==> inputs of quartz <==
==> flow/design.v (excerpt) <==
module ArquitecturaHybridARMIPS(input logic clk, reset,
										  output logic [31:0] imem_addr,
										  input logic [31:0] imem_rdata,
										  output logic [31:0] mem_addr,
										  output logic dmem_we,
										  output logic [31:0] dmem_wdata,
										  input logic [31:0] dmem_rdata,
										  output logic pmem_we,
										  output logic [1:0] pmem_wdata,
										  input logic [1:0] pmem_rdata,
										  output logic rf_we,
										  output logic [3:0] rf_waddr,
										  output logic [31:0] rf_wdata);
	logic enable;
	logic [31:0] inDE, PC, DataWrite, PCalu, IOIn, outFE;
	logic [3:0] Rd;
	logic PCSrc, RegWrite;
	logic [117:0] outDE, inEXE;
	logic [74:0] outEXE, inMEM;
	logic [104:0] outMEM, inWB;
	assign enable = 1'b1;
	assign IOIn = 32'b0;
	assign imem_addr = PC;
	assign mem_addr = inMEM[31:0];
	assign dmem_we = inMEM[72];
	assign dmem_wdata = inMEM[63:32];
	assign pmem_we = inMEM[73];
	assign pmem_wdata = inMEM[33:32];
	assign rf_we = RegWrite;
	assign rf_waddr = Rd;
	assign rf_wdata = DataWrite;
	Fetch #(32) IF (clk, reset, PCSrc,
		  		   DataWrite,
				   imem_rdata,
				   outFE, PC);
	Decode #(32) DE (inDE, PC, DataWrite,
					 Rd,
					 clk, reset, RegWrite,
  ...
clock: 6.33 ns
lec_check: 0
abc_area: 1
cap_margin: 20
core_margin: 2
core_utilization: 68
place_density_lb_addon: 0.2
slew_margin: 20
run.sh (not shown) runs the stock make flow with config.mk's settings and CLKGATE_MAP_FILE=.
==> inputs of maple, as changes to quartz <==
--- a/flow/config.mk
+++ b/flow/config.mk
@@ -6,8 +6,6 @@
 export NUM_CORES = 4
 export LEC_CHECK = 0
-export ABC_AREA = 1
 export CAP_MARGIN = 20
-export CORE_MARGIN = 2
-export CORE_UTILIZATION = 68
-export PLACE_DENSITY_LB_ADDON = 0.2
+export CORE_MARGIN = 5
+export CORE_UTILIZATION = 28
 export SLEW_MARGIN = 20
==> flow/constraint.sdc (replaced) <==
create_clock -name core_clock -period 13.7 [get_ports {clk}]
set_input_delay 2.7400 -clock core_clock [delete_from_list [all_inputs] [get_ports {clk}]]
set_output_delay 2.7400 -clock core_clock [all_outputs]
set_load 0.01 [all_outputs]
==> inputs of nickel, as changes to quartz <==
--- a/flow/config.mk
+++ b/flow/config.mk
@@ -6,8 +6,8 @@
 export NUM_CORES = 4
 export LEC_CHECK = 0
-export ABC_AREA = 1
 export CAP_MARGIN = 20
 export CORE_MARGIN = 2
-export CORE_UTILIZATION = 68
-export PLACE_DENSITY_LB_ADDON = 0.2
+export CORE_UTILIZATION = 70
+export MAX_ROUTING_LAYER = met4
+export SETUP_SLACK_MARGIN = 0.21
 export SLEW_MARGIN = 20
==> flow/constraint.sdc (replaced) <==
create_clock -name core_clock -period 11.0 [get_ports {clk}]
set_input_delay 2.2000 -clock core_clock [delete_from_list [all_inputs] [get_ports {clk}]]
set_output_delay 2.2000 -clock core_clock [all_outputs]
set_load 0.01 [all_outputs]
==> load_flow_metrics.sql <==
-- physical implementation figures
INSERT INTO impl_metrics (metric_group, metric, value, unit) VALUES
('outcome', 'lastStage', 'global routing (5_1_grt)', ''),
('outcome', 'status', 'stopped before the end', ''),
('logic_synthesis', 'post_synth_instance_area', '49900', 'µm²'),
('logic_synthesis', 'synthDistinctLibCells', '90', '');
[end of results for nickel]
==> load_flow_metrics.sql <==
-- flow metrics import
INSERT INTO impl_metrics (metric_group, metric, value, unit) VALUES
('outcome', 'status', 'timing/DRC/antenna clean', ''),
('logic_synthesis', 'number_of_enable_type_register_cells_in_the_synthesized_netlist', '512', ''),
('logic_synthesis', 'post_synth_instance_area', '49900', 'µm²'),
('logic_synthesis', 'synthDistinctLibCells', '90', ''),
('layout', 'layout.area.seq', '21900', 'µm²'),
('logic_synthesis', 'synth.top_cell.area_share', '30.8', '%'),
('layout', 'comb_cells', '3787', ''),
('logic_synthesis', 'ys_cells', '5322', '');
[end of results for maple]
==> load_flow_metrics.sql <==
-- flow metrics import
INSERT INTO impl_metrics (metric_group, metric, value, unit) VALUES
('outcome', 'status', 'complete, but fails checks', ''),
('outcome', 'check-failures', 'setup timing', ''),
('sta', 'setup_ws', '-6.20', 'ns'),
('sta', 'finalSetupViolations', '30', ''),
('logic_synthesis', 'synthDistinctLibCells', '55', ''),
('logic_synthesis', 'post_synth_instance_area', '48300', 'µm²');
[end of results for quartz]


==> 05-08: inputs <==
ArquitecturaHybridARMIPS again, from the RTL that the note above started with.
make LEC_CHECK=0 CAP_MARGIN=20 CORE_MARGIN=5 CORE_UTILIZATION=40 SLEW_MARGIN=20 finish   # period 13.7 ns
==> inputs of 08-22, as changes to 05-08 <==
==> flow/constraint.sdc (replaced) <==
create_clock -name core_clock -period 14.0 [get_ports {clk}]
set_input_delay 2.8000 -clock core_clock [delete_from_list [all_inputs] [get_ports {clk}]]
set_output_delay 2.8000 -clock core_clock [all_outputs]
set_load 0.01 [all_outputs]
==> inputs of 05-18, as changes to 05-08 <==
--- a/flow/config.mk
+++ b/flow/config.mk
@@ -6,6 +6,17 @@
 export NUM_CORES = 4
 export LEC_CHECK = 0
+export ABC_AREA = 0
 export CAP_MARGIN = 20
-export CORE_MARGIN = 5
-export CORE_UTILIZATION = 40
+export CELL_PAD_IN_SITES_DETAIL_PLACEMENT = 0
+export CORE_ASPECT_RATIO = 1.97
+export CORE_MARGIN = 10
+export CORE_UTILIZATION = 41
+export CTS_CLUSTER_DIAMETER = 25
+export CTS_CLUSTER_SIZE = 50
+export GPL_ROUTABILITY_DRIVEN = 0
+export GPL_TIMING_DRIVEN = 1
+export MAX_ROUTING_LAYER = met5
+export MIN_ROUTING_LAYER = met2
+export PLACE_DENSITY = 0.77
 export SLEW_MARGIN = 20
+export TNS_END_PERCENT = 20
==> flow/constraint.sdc (replaced) <==
create_clock -name core_clock -period 10.3 [get_ports {clk}]
set_input_delay 2.0600 -clock core_clock [delete_from_list [all_inputs] [get_ports {clk}]]
set_output_delay 2.0600 -clock core_clock [all_outputs]
set_load 0.01 [all_outputs]
==> summary.txt <==
flow finished, numbers: run status timing/DRC/antenna clean, Worst Setup Slack, final 0.496 ns, Largest delay share family, worst path adder cells, largest net degree at the start of global routing 131, die width about 360 um, Non-clock inverters 120, Die ar. between 100000 and 150000 um^2, post-route minimum period 13.50 ns, Clock-cell share 5.35%, Fillers 11800, M1 WL approximately 85000 um
That was 08-22.
==> summary.txt <==
run results: run status aborted with a tool error, Stopped at 5_1_grt, Log Error [ERROR GRT-0116] Global routing finished with congestion. Check the congestion regions in the DRC Viewer., mux share about an eighth, Die ar. approximately 140000 um^2, Synth Net Count 5507, die width 269 um
That was 05-18.
==> summary.txt <==
flow finished, numbers: Largest delay share family, worst path adder cells, clk sink count 840, post-route minimum period 13.23 ns, Clock-cell share 5.50%, Die ar. 132000 um^2, metal3 WL 26100 um, Fillers between 10000 and 15000, Finished Cell Area 56200 um^2, run status timing/DRC/antenna clean, Pwr top sequential cells, largest net degree at the start of global routing 131, M1 WL between 80000 and 90000 um
That was 05-08.
Power figures rest on the tool's default switching activity, not on a simulated workload.
